==> trial 35 <==
Design processor, start of the top module:
module processor
(
	output reg w_en,
	output reg done,
	output reg [7:0] addr,
	output reg [31:0] data_out,
	input clk,
	input rst_n,
	input start,
	input [31:0] data_in
);
==> flow/config.mk <==
export PLATFORM = sky130hd
export DESIGN_NAME = processor
export DESIGN_NICKNAME = processor
export VERILOG_FILES = /design/flow/design.v
export SDC_FILE = /design/flow/constraint.sdc
export NUM_CORES = 4
export LEC_CHECK = 0
export CAP_MARGIN = 15
export CELL_PAD_IN_SITES_DETAIL_PLACEMENT = 1
export CORE_MARGIN = 4
export CORE_UTILIZATION = 40
export CTS_CLUSTER_DIAMETER = 373
export CTS_CLUSTER_SIZE = 59
export GPL_TIMING_DRIVEN = 1
export HOLD_SLACK_MARGIN = 0.25
export MAX_ROUTING_LAYER = met4
export MIN_ROUTING_LAYER = met1
export SLEW_MARGIN = 20
==> flow/constraint.sdc <==
create_clock -name core_clock -period 7.0 [get_ports {clk}]
set_input_delay 1.4000 -clock core_clock [delete_from_list [all_inputs] [get_ports {clk}]]
set_output_delay 1.4000 -clock core_clock [all_outputs]
set_load 0.01 [all_outputs]
run.sh (not shown) runs the stock make flow with config.mk's settings and CLKGATE_MAP_FILE=.
==> trial 12: changes against trial 35 <==
CAP_MARGIN = 20   (was 15)
CORE_MARGIN = 9   (was 4)
CORE_UTILIZATION = 43   (was 40)
CTS_CLUSTER_DIAMETER = not set   (was 373)
CTS_CLUSTER_SIZE = 41   (was 59)
HOLD_SLACK_MARGIN = not set   (was 0.25)
MAX_ROUTING_LAYER = not set   (was met4)
MIN_ROUTING_LAYER = not set   (was met1)
PLACE_DENSITY_LB_ADDON = 0.04   (was not set)
SETUP_SLACK_MARGIN = 0.93   (was not set)
==> flow/constraint.sdc (replaced) <==
create_clock -name core_clock -period 3.38 [get_ports {clk}]
set_input_delay 0.6760 -clock core_clock [delete_from_list [all_inputs] [get_ports {clk}]]
set_output_delay 0.6760 -clock core_clock [all_outputs]
set_load 0.01 [all_outputs]
==> build 74: changes against trial 35 <==
CAP_MARGIN = 20   (was 15)
CELL_PAD_IN_SITES_DETAIL_PLACEMENT = not set   (was 1)
CORE_MARGIN = 2   (was 4)
CORE_UTILIZATION = 58   (was 40)
CTS_CLUSTER_DIAMETER = not set   (was 373)
CTS_CLUSTER_SIZE = not set   (was 59)
GPL_TIMING_DRIVEN = not set   (was 1)
HOLD_SLACK_MARGIN = not set   (was 0.25)
MAX_ROUTING_LAYER = not set   (was met4)
MIN_ROUTING_LAYER = not set   (was met1)
SETUP_SLACK_MARGIN = 1.18   (was not set)
==> flow/constraint.sdc (replaced) <==
create_clock -name core_clock -period 4.88 [get_ports {clk}]
set_input_delay 0.9760 -clock core_clock [delete_from_list [all_inputs] [get_ports {clk}]]
set_output_delay 0.9760 -clock core_clock [all_outputs]
set_load 0.01 [all_outputs]
==> qor summary <==
Part of the cycle the worst path needs: trial 12 138%; build 74 95.1%; trial 35 78.7%
Placed cell area: trial 12 0.0145 mm2; build 74 0.0131 mm2; trial 35 0.0128 mm2
Register share of the cell area: trial 12 13.2%; build 74 14.5%; trial 35 15.3%
Outcome: trial 12 complete, but fails checks; build 74 timing/DRC/antenna clean; trial 35 timing/DRC/antenna clean
Layout check failures: trial 12 negative setup slack; build 74 -; trial 35 -
Leakage: trial 12 0.00761 uW; build 74 0.00686 uW; trial 35 0.00644 uW
Critical path endpoint: trial 12 data_out[11]; build 74 data_out[14]; trial 35 data_out[21]
Share of power burned in registers: trial 12 41.8%; build 74 42.8%; trial 35 43.0%
Share of the core filled with cells in the final layout: trial 12 58.6%; build 74 71.6%; trial 35 45.8%
Antenna fix cells: trial 12 0; build 74 0; trial 35 1
Setup TNS Final: trial 12 -34470 ps; build 74 0 ps; trial 35 0 ps
Worst Path Max Fanout: trial 12 6; build 74 5; trial 35 11
Max Clock Freq: trial 12 0.215 GHz; build 74 0.215 GHz; trial 35 0.181 GHz
R2R Path End: trial 12 data_out[11]; build 74 data_out[14]; trial 35 data_out[21]
Critical Path Most Common Cell: trial 12 sky130_fd_sc_hd__fa_1; build 74 sky130_fd_sc_hd__fa_1; trial 35 sky130_fd_sc_hd__inv_1
Slack of the worst reg-to-reg path: trial 12 -1280 ps; build 74 240 ps; trial 35 1490 ps
Clock slew seen by the registers of the worst setup and hold paths: trial 12 70 ps; build 74 80 ps; trial 35 70 ps
Average wire per cell in the routed design: trial 12 21.1 um; build 74 19.6 um; trial 35 20.7 um
Detail Placement HPWL: trial 12 32700 um; build 74 26400 um; trial 35 29200 um
Net load switching power: trial 12 580 uW; build 74 424 uW; trial 35 270 uW
Met2 Usage GRT: trial 12 39.6%; build 74 51.0%; trial 35 38.4%
Slew at the pin closest to its max-slew limit: trial 12 1050 ps; build 74 880 ps; trial 35 1070 ps
Count of non-CTS buffers in the layout: trial 12 301; build 74 161; trial 35 90
Clock buffer and inverter area fraction after layout: trial 12 2.18%; build 74 2.31%; trial 35 2.41%
Tally of clock buffers in the finished layout: trial 12 10; build 74 9; trial 35 9
Area added between synthesis and finish: trial 12 32.8%; build 74 20.5%; trial 35 13.1%
Power figures rest on the tool's default switching activity, not on a simulated workload.
